==> run X <==
// BobTop
module BobTop (
	clock,
	reset,
	rx,
	runway_override,
	emergency_override,
	tx,
	framing_error,
	runway_active,
	emergency,
	receiving,
	sending
);
	input wire clock;
	input wire reset;
	input wire rx;
	input wire [1:0] runway_override;
	input wire emergency_override;
	output wire tx;
	output wire framing_error;
	output wire [1:0] runway_active;
	output wire emergency;
	output wire receiving;
	output wire sending;
	wire [7:0] uart_rx_data;
	wire [7:0] uart_tx_data;
	wire uart_rx_valid;
	wire uart_tx_ready;
	wire uart_tx_send;
	UartRX #(
		.CLK_HZ(25000000),
		.BAUD_RATE(115200)
	) receiver(
		.clock(clock),
		.reset(reset),
		.rx(rx),
		.data(uart_rx_data),
		.done(uart_rx_valid),
		.framing_error(framing_error),
		.receiving(receiving)
	);
	UartTX #(
		.CLK_HZ(25000000),
		.BAUD_RATE(115200)
	) transmitter(
		.clock(clock),
		.reset(reset),
		.send(uart_tx_send),
		.data(uart_tx_data),
		.tx(tx),
		.ready(uart_tx_ready),
		.sending(sending)
	);
	reg [1:0] ro_temp;
	reg [1:0] ro_sync;
	reg eo_temp;
	reg eo_sync;
	always @(posedge clock) begin
		ro_temp <= runway_override;
		eo_temp <= emergency_override;
		ro_sync <= ro_temp;
		eo_sync <= eo_temp;
	end
	Bob bobby(
		.clock(clock),
		.reset(reset),
		.uart_rx_data(uart_rx_data),
		.uart_rx_valid(uart_rx_valid),
		.uart_tx_data(uart_tx_data),
		.uart_tx_ready(uart_tx_ready),
		.uart_tx_send(uart_tx_send),
		.runway_active(runway_active),
		.runway_override(ro_sync),
		.emergency_out(emergency),
		.emergency_override(eo_sync)
	);
endmodule
==> flow/config.mk <==
export PLATFORM = sky130hd
export DESIGN_NAME = BobTop
export DESIGN_NICKNAME = BobTop
export VERILOG_FILES = /design/flow/design.v
export SDC_FILE = /design/flow/constraint.sdc
export NUM_CORES = 4
export LEC_CHECK = 0
export ABC_AREA = 1
export CAP_MARGIN = 5
export CELL_PAD_IN_SITES_DETAIL_PLACEMENT = 0
export CELL_PAD_IN_SITES_GLOBAL_PLACEMENT = 0
export CORE_MARGIN = 2
export CORE_UTILIZATION = 72
export CTS_CLUSTER_DIAMETER = 166
export CTS_CLUSTER_SIZE = 15
export GPL_TIMING_DRIVEN = 1
export HOLD_SLACK_MARGIN = 0.09
export MAX_ROUTING_LAYER = met5
export PLACE_DENSITY = 0.78
export SLEW_MARGIN = 40
==> flow/constraint.sdc <==
create_clock -name core_clock -period 9.82 [get_ports {clock}]
set_input_delay 1.9640 -clock core_clock [delete_from_list [all_inputs] [get_ports {clock}]]
set_output_delay 1.9640 -clock core_clock [all_outputs]
set_load 0.01 [all_outputs]
run.sh (not shown) runs the stock make flow with config.mk's settings and CLKGATE_MAP_FILE=.
==> run F: changes against run X <==
Settings changed: CAP_MARGIN 5 to 20, CELL_PAD_IN_SITES_DETAIL_PLACEMENT 0 to not set, CELL_PAD_IN_SITES_GLOBAL_PLACEMENT 0 to not set, CTS_CLUSTER_DIAMETER 166 to 151, CTS_CLUSTER_SIZE 15 to not set, GPL_TIMING_DRIVEN 1 to not set, HOLD_SLACK_MARGIN 0.09 to not set, MAX_ROUTING_LAYER met5 to not set, PLACE_DENSITY 0.78 to not set, SETUP_SLACK_MARGIN set to 2.91, SLEW_MARGIN 40 to 20.
==> deck_impl_summary.md <==
Synthesis and Place & Route Summary

Pwr
  • Total power: ~3300 uW
  • Power per cell area: roughly 200 nW/um2
  • Sw frac: 31.5%

Global route
  • GR Layer Usage met3: ~4.6%
  • GR Layer Usage met2: 51.7%

Final layout
  • Clock buffer cells: about 44
  • Post-layout util: 78.5%

Route
  • Via-to-Cell Ratio: around 6.1

Outcome
  • Outcome: complete, no violations
# the run above: run F

==> deck_impl_summary.md <==
Synthesis and Place & Route Summary

Final layout
  • Post-layout util: between 70% and 80%
  • Clock buffer cells: 39

Outcome
  • Outcome: complete, no violations

Route
  • Via-to-Cell Ratio: just over 6

Global route
  • GR Layer Usage met3: between 3 and 4%
  • GR Layer Usage met2: roughly 52%

Pwr
  • Total power: around 3000 uW
  • Sw frac: 32.4%
  • Power per cell area: around 190 nW/um2
# the run above: run X



==> inputs of trial 61 <==
BobTop again, from the RTL that the note above started with.
export LEC_CHECK = 0
export CAP_MARGIN = 20
export CELL_PAD_IN_SITES_DETAIL_PLACEMENT = 0
export CELL_PAD_IN_SITES_GLOBAL_PLACEMENT = 0
export CORE_MARGIN = 4
export CORE_UTILIZATION = 39
export CTS_CLUSTER_DIAMETER = 220
export GPL_TIMING_DRIVEN = 0
export HOLD_SLACK_MARGIN = 0.21
export MAX_ROUTING_LAYER = met4
export PLACE_DENSITY = 0.81
export SETUP_SLACK_MARGIN = 1.33
export SLEW_MARGIN = 20
export TNS_END_PERCENT = 55
create_clock -name core_clock -period 29.5 [get_ports {clock}]
==> build 23: changes against trial 61 <==
CELL_PAD_IN_SITES_DETAIL_PLACEMENT = unset   (was 0)
CELL_PAD_IN_SITES_GLOBAL_PLACEMENT = unset   (was 0)
CORE_MARGIN = 2   (was 4)
CORE_UTILIZATION = 45   (was 39)
CTS_CLUSTER_DIAMETER = unset   (was 220)
GPL_TIMING_DRIVEN = unset   (was 0)
HOLD_SLACK_MARGIN = unset   (was 0.21)
MAX_ROUTING_LAYER = unset   (was met4)
PLACE_DENSITY = unset   (was 0.81)
SETUP_SLACK_MARGIN = 4.72   (was 1.33)
TNS_END_PERCENT = unset   (was 55)
==> flow/constraint.sdc (replaced) <==
create_clock -name core_clock -period 17.7 [get_ports {clock}]
set_input_delay 3.5400 -clock core_clock [delete_from_list [all_inputs] [get_ports {clock}]]
set_output_delay 3.5400 -clock core_clock [all_outputs]
set_load 0.01 [all_outputs]
==> metrics.cfg <==
[status]
status=finished clean

[placement]
dpl_worst_slack_ps=16370

[timing]
worst_pin_slew_ps=1130
setup_slack_ps=16390

[layout]
fin_nets=1580
combGateArea_um2=7090

[critical_path]
r2r_slack_ps=25860

[drt]
firstDrtPassIters=6

[floorplanning]
nWellTaps=511

[pwr]
intPower_w=0.000875

the above is filed under trial 61

==> metrics.cfg <==
[layout]
combGateArea_um2=7100
fin_nets=1529

[critical_path]
r2r_slack_ps=14100

[floorplanning]
nWellTaps=442

[synth]
synthCells=1480

[timing]
worst_pin_slew_ps=1080
setup_slack_ps=8960

[drt]
firstDrtPassIters=7

[status]
status=finished clean

[pwr]
intPower_w=0.00151

[placement]
dpl_worst_slack_ps=8940

the above is filed under build 23



==> amber <==
BobTop again, from the RTL that the note above started with.
## BobTop
module BobTop (
	clock,
	reset,
	rx,
	runway_override,
	emergency_override,
	tx,
	framing_error,
	runway_active,
	emergency,
	receiving,
	sending
);
export LEC_CHECK = 0
export ABC_AREA = 1
export CAP_MARGIN = 20
export CELL_PAD_IN_SITES_DETAIL_PLACEMENT = 0
export CELL_PAD_IN_SITES_GLOBAL_PLACEMENT = 0
export CORE_MARGIN = 4
export CORE_UTILIZATION = 39
export CTS_CLUSTER_DIAMETER = 359
export GPL_TIMING_DRIVEN = 1
export HOLD_SLACK_MARGIN = 0.21
export MAX_ROUTING_LAYER = met4
export PLACE_DENSITY_LB_ADDON = 0.19
export SETUP_SLACK_MARGIN = 1.33
export SLEW_MARGIN = 20
export TNS_END_PERCENT = 30
create_clock -name core_clock -period 14.4 [get_ports {clock}]
==> indigo (differences from amber) <==
Settings changed: ABC_AREA 1 to not set, CELL_PAD_IN_SITES_DETAIL_PLACEMENT 0 to not set, CELL_PAD_IN_SITES_GLOBAL_PLACEMENT 0 to not set, CORE_MARGIN 4 to 2, CORE_UTILIZATION 39 to 63, CTS_CLUSTER_DIAMETER 359 to not set, GPL_TIMING_DRIVEN 1 to not set, HOLD_SLACK_MARGIN 0.21 to not set, MAX_ROUTING_LAYER met4 to not set, PLACE_DENSITY_LB_ADDON 0.19 to not set, SETUP_SLACK_MARGIN 1.33 to not set, TNS_END_PERCENT 30 to not set.
==> flow/constraint.sdc (replaced) <==
create_clock -name core_clock -period 50.7 [get_ports {clock}]
set_input_delay 10.1400 -clock core_clock [delete_from_list [all_inputs] [get_ports {clock}]]
set_output_delay 10.1400 -clock core_clock [all_outputs]
set_load 0.01 [all_outputs]
==> results <==
Status: indigo timing/DRC/antenna clean; amber timing/DRC/antenna clean
Endpoint of the worst register-to-register path: indigo bobby.uart_requests.count[2]; amber bobby.takeoff_fifo.count[3]
Chip area: indigo 25000 um^2; amber 42200 um^2
Final instance area: indigo 16500 um^2; amber 16900 um^2
Comb_multi_in: indigo 1003; amber 1242
Register-to-register path setup slack: indigo 47.12 ns; amber 11.20 ns
Number of tapcells: indigo 319; amber 518
Clock network fraction of design power: indigo 30.1%; amber 37.2%
Worst Max-Slew Pin Slew: indigo 1.11 ns; amber 1.06 ns
DP Wirelength: indigo 22.4 mm; amber 26.8 mm
DIE WIDTH: indigo 158 um; amber 206 um
Post-Syn Instances: indigo 1480; amber 1897
Critical register-to-register path startpoint: indigo bobby.fsm.state[3]; amber bobby.landing_fifo.count[1]
Chip area estimate from yosys synthesis: indigo 14900 um^2; amber 15200 um^2
Filler cells: indigo 1823; amber 3864
Clock group power: indigo 0.000244 W; amber 0.000877 W


==> trial 92 <==
BobTop again, from the RTL that the note above started with.
clock: 9.82 ns
lec_check: 0
abc_area: 1
cap_margin: 0
core_margin: 2
core_utilization: 72
cts_cluster_diameter: 263
cts_cluster_size: 15
place_density_lb_addon: 0.01
setup_slack_margin: 2.84
slew_margin: 20
==> build 51: changes against trial 92 <==
==> flow/config.mk (replaced) <==
export PLATFORM = sky130hd
export DESIGN_NAME = BobTop
export DESIGN_NICKNAME = BobTop
export VERILOG_FILES = /design/flow/design.v
export SDC_FILE = /design/flow/constraint.sdc
export NUM_CORES = 4
export LEC_CHECK = 0
export ABC_AREA = 1
export CAP_MARGIN = 20
export CELL_PAD_IN_SITES_DETAIL_PLACEMENT = 0
export CELL_PAD_IN_SITES_GLOBAL_PLACEMENT = 0
export CORE_MARGIN = 4
export CORE_UTILIZATION = 71
export CTS_CLUSTER_DIAMETER = 166
export GPL_TIMING_DRIVEN = 1
export MAX_ROUTING_LAYER = met4
export PLACE_DENSITY = 0.81
export SETUP_SLACK_MARGIN = 1.33
export SLEW_MARGIN = 20
==> reports/metrics.yaml <==
total_net_switching_power_uw: 985
met2_length_um: 17100
worst_setup_hold_path_clk_slew_ps: 70
pwr.group.clock_uw: 871
grt_use_met2: 0.547
detail_route.vias_per_cell: 6.11
p_comb_frac: 0.218
worst_hold_endpoint: "ro_sync[0]$_DFF_P_"
run_status: "timing/DRC/antenna clean"
fp_util: 0.728
final.clkbuf_count: 39
-- figures above: trial 92

==> reports/metrics.yaml <==
fp_util: 0.724
pwr.group.clock_mw: 1.19
p_comb_frac: 0.197
worst_setup_hold_path_clk_slew_ps: 60
worst_hold_endpoint: "eo_sync$_DFF_P_"
run_status: "timing/DRC/antenna clean"
-- figures above: build 51



==> 11-09: inputs <==
Starting RTL as in the previous note.
==> flow/design.v (excerpt) <==
module BobTop (
	clock,
	reset,
	rx,
	runway_override,
	emergency_override,
	tx,
	framing_error,
	runway_active,
	emergency,
	receiving,
	sending
);
clock: 17.5 ns
lec_check: 0
cap_margin: 20
cell_pad_in_sites_detail_placement: 2
core_margin: 4
core_utilization: 38
hold_slack_margin: 0.01
max_routing_layer: met4
slew_margin: 40
==> 12-02 (differences from 11-09) <==
ABC_AREA = 1   (was not set)
CELL_PAD_IN_SITES_DETAIL_PLACEMENT = not set   (was 2)
CORE_MARGIN = 2   (was 4)
CORE_UTILIZATION = 72   (was 38)
CTS_CLUSTER_SIZE = 14   (was not set)
HOLD_SLACK_MARGIN = not set   (was 0.01)
MAX_ROUTING_LAYER = not set   (was met4)
PLACE_DENSITY_LB_ADDON = 0.15   (was not set)
SETUP_SLACK_MARGIN = 2.67   (was not set)
SLEW_MARGIN = 20   (was 40)
==> flow/constraint.sdc (replaced) <==
create_clock -name core_clock -period 9.82 [get_ports {clock}]
set_input_delay 1.9640 -clock core_clock [delete_from_list [all_inputs] [get_ports {clock}]]
set_output_delay 1.9640 -clock core_clock [all_outputs]
set_load 0.01 [all_outputs]
==> 08-20 (differences from 11-09) <==
CELL_PAD_IN_SITES_DETAIL_PLACEMENT = not set   (was 2)
CORE_MARGIN = 2   (was 4)
CORE_UTILIZATION = 27   (was 38)
HOLD_SLACK_MARGIN = not set   (was 0.01)
MAX_ROUTING_LAYER = not set   (was met4)
SLEW_MARGIN = 20   (was 40)
==> flow/constraint.sdc (replaced) <==
create_clock -name core_clock -period 17.7 [get_ports {clock}]
set_input_delay 3.5400 -clock core_clock [delete_from_list [all_inputs] [get_ports {clock}]]
set_output_delay 3.5400 -clock core_clock [all_outputs]
set_load 0.01 [all_outputs]
==> comparison table <==
Outcome: 12-02 complete, no violations; 08-20 complete, no violations; 11-09 complete, no violations
Util after Layout: 12-02 0.789; 08-20 0.310; 11-09 0.435
Number of cell instances after yosys synthesis: 12-02 1,897; 08-20 1,480; 11-09 1,480
Placer's final routability congestion estimate: 12-02 0.949; 08-20 0.859; 11-09 0.835
Tally of unique sky130hd cells used after synthesis: 12-02 51; 08-20 69; 11-09 69
Total routed wire length on the met1 layer: 12-02 15,800 um; 08-20 16,100 um; 11-09 22,500 um
Critical R2R Launch: 12-02 bobby.uart_requests.data_out[5]; 08-20 bobby.uart_requests.data_out[4]; 11-09 bobby.uart_requests.data_out[4]
Multiplexer area fraction after synthesis: 12-02 0.000658; 08-20 0.102; 11-09 0.102
Area leader share: 12-02 0.253; 08-20 0.257; 11-09 0.257
Stages on the worst setup path: 12-02 3; 08-20 4; 11-09 4
Pin count of the biggest net entering global routing: 12-02 105; 08-20 70; 11-09 66
Switching power: 12-02 1.03 mW; 08-20 0.825 mW; 11-09 1.03 mW
Cell area after synthesis: 12-02 0.0152 mm2; 08-20 0.0149 mm2; 11-09 0.0149 mm2
Worst VDD drop: 12-02 0.147 mV; 08-20 0.0600 mV; 11-09 0.0673 mV
Dpl ws: 12-02 4.62 ns; 08-20 8.93 ns; 11-09 8.80 ns
Req. time, crit path: 12-02 7.86 ns; 08-20 14.16 ns; 11-09 14.00 ns
Leakage power summed over all cells: 12-02 6.18 nW; 08-20 6.18 nW; 11-09 6.22 nW
Met2 track demand over resource: 12-02 0.540; 08-20 0.202; 11-09 0.468
Fillers: 12-02 1,445; 08-20 5,624; 11-09 3,976
CP max FO: 12-02 7; 08-20 9; 11-09 9
Post-route cell area: 12-02 0.0165 mm2; 08-20 0.0170 mm2; 11-09 0.0168 mm2
Vias after detailed routing: 12-02 13,600; 08-20 11,100; 11-09 12,600
Violation count after the first detailed-routing iteration: 12-02 1,461; 08-20 807; 11-09 1,117
Global Route met1 Usage: 12-02 0.466; 08-20 0.163; 11-09 0.310
Number of antenna violations at the first check in global routing: 12-02 0; 08-20 1; 11-09 1
Worst Setup Slack, final: 12-02 4.61 ns; 08-20 8.95 ns; 11-09 8.60 ns


==> willow: inputs <==
Starting RTL as in the previous note.
make LEC_CHECK=0 ABC_AREA=1 CAP_MARGIN=0 CORE_MARGIN=2 CORE_UTILIZATION=72 CTS_CLUSTER_DIAMETER=263 PLACE_DENSITY_LB_ADDON=0.01 SETUP_SLACK_MARGIN=2.84 SLEW_MARGIN=20 finish   # period 9.82 ns
==> umber (differences from willow) <==
--- a/flow/config.mk
+++ b/flow/config.mk
@@ -7,9 +7,7 @@
 export LEC_CHECK = 0
 export ABC_AREA = 1
-export CAP_MARGIN = 0
+export CAP_MARGIN = 20
 export CORE_MARGIN = 2
 export CORE_UTILIZATION = 72
-export CTS_CLUSTER_DIAMETER = 263
-export PLACE_DENSITY_LB_ADDON = 0.01
-export SETUP_SLACK_MARGIN = 2.84
+export PLACE_DENSITY_LB_ADDON = 0.1
 export SLEW_MARGIN = 20
==> flow/constraint.sdc (replaced) <==
create_clock -name core_clock -period 13.5 [get_ports {clock}]
set_input_delay 2.7000 -clock core_clock [delete_from_list [all_inputs] [get_ports {clock}]]
set_output_delay 2.7000 -clock core_clock [all_outputs]
set_load 0.01 [all_outputs]
==> qor summary <==
| item | umber | willow |
|---|---|---|
| Power spent charging and discharging nets | 0.765 mW | 1.02 mW |
| Final period util | 49.7% | 53.3% |
| Max-Slew Margin vs Limit | 30.5% | 47.6% |
| Met2 usage in global routing | 56.5% | 55.2% |
| Outcome | finished clean | finished clean |
| Vias per Instance | 6.18 | 6.16 |
| Static leakage | 6.20 nW | 6.14 nW |
| Routed met1 length | 15.5 mm | 15.3 mm |
| Power share of the clock group | 34.8% | 33.1% |
| Placed cells | 2125 | 2124 |
| Pin count of the biggest net entering global routing | 108 | 67 |
| Total combinational power | 0.488 mW | 0.665 mW |
| Fill cell count | 1459 | 1523 |
| Global routing met1 resource utilization | 43.5% | 44.7% |
| Setup slack at placement | 6810 ps | 4600 ps |
| Average routed wire per standard cell | 17.3 um | 17.1 um |
| Sequential fraction of design power | 45.2% | 46.5% |
| Pwr dens | 148 nW/um2 | 199 nW/um2 |
| Number of buffers created by CTS | 31 | 30 |
| Global Route Usage Sum | 33.7% | 33.7% |
| FF-to-FF End | bobby.uart_requests.queue[29] | bobby.takeoff_fifo.queue[1] |
| Maximum clock skew at final layout | 20.6 ps | 25.0 ps |
| Routed met2 length | 17.9 mm | 17.4 mm |
| Combinational share of cell area | 40.3% | 40.6% |
| Number of cells in the finished layout apart from fillers | 2182 | 2180 |
| Reg2Reg Setup Slack | 10300 ps | 6610 ps |
| Initial DRC Count | 1251 | 1340 |
Power and IR drop assume default switching activity.
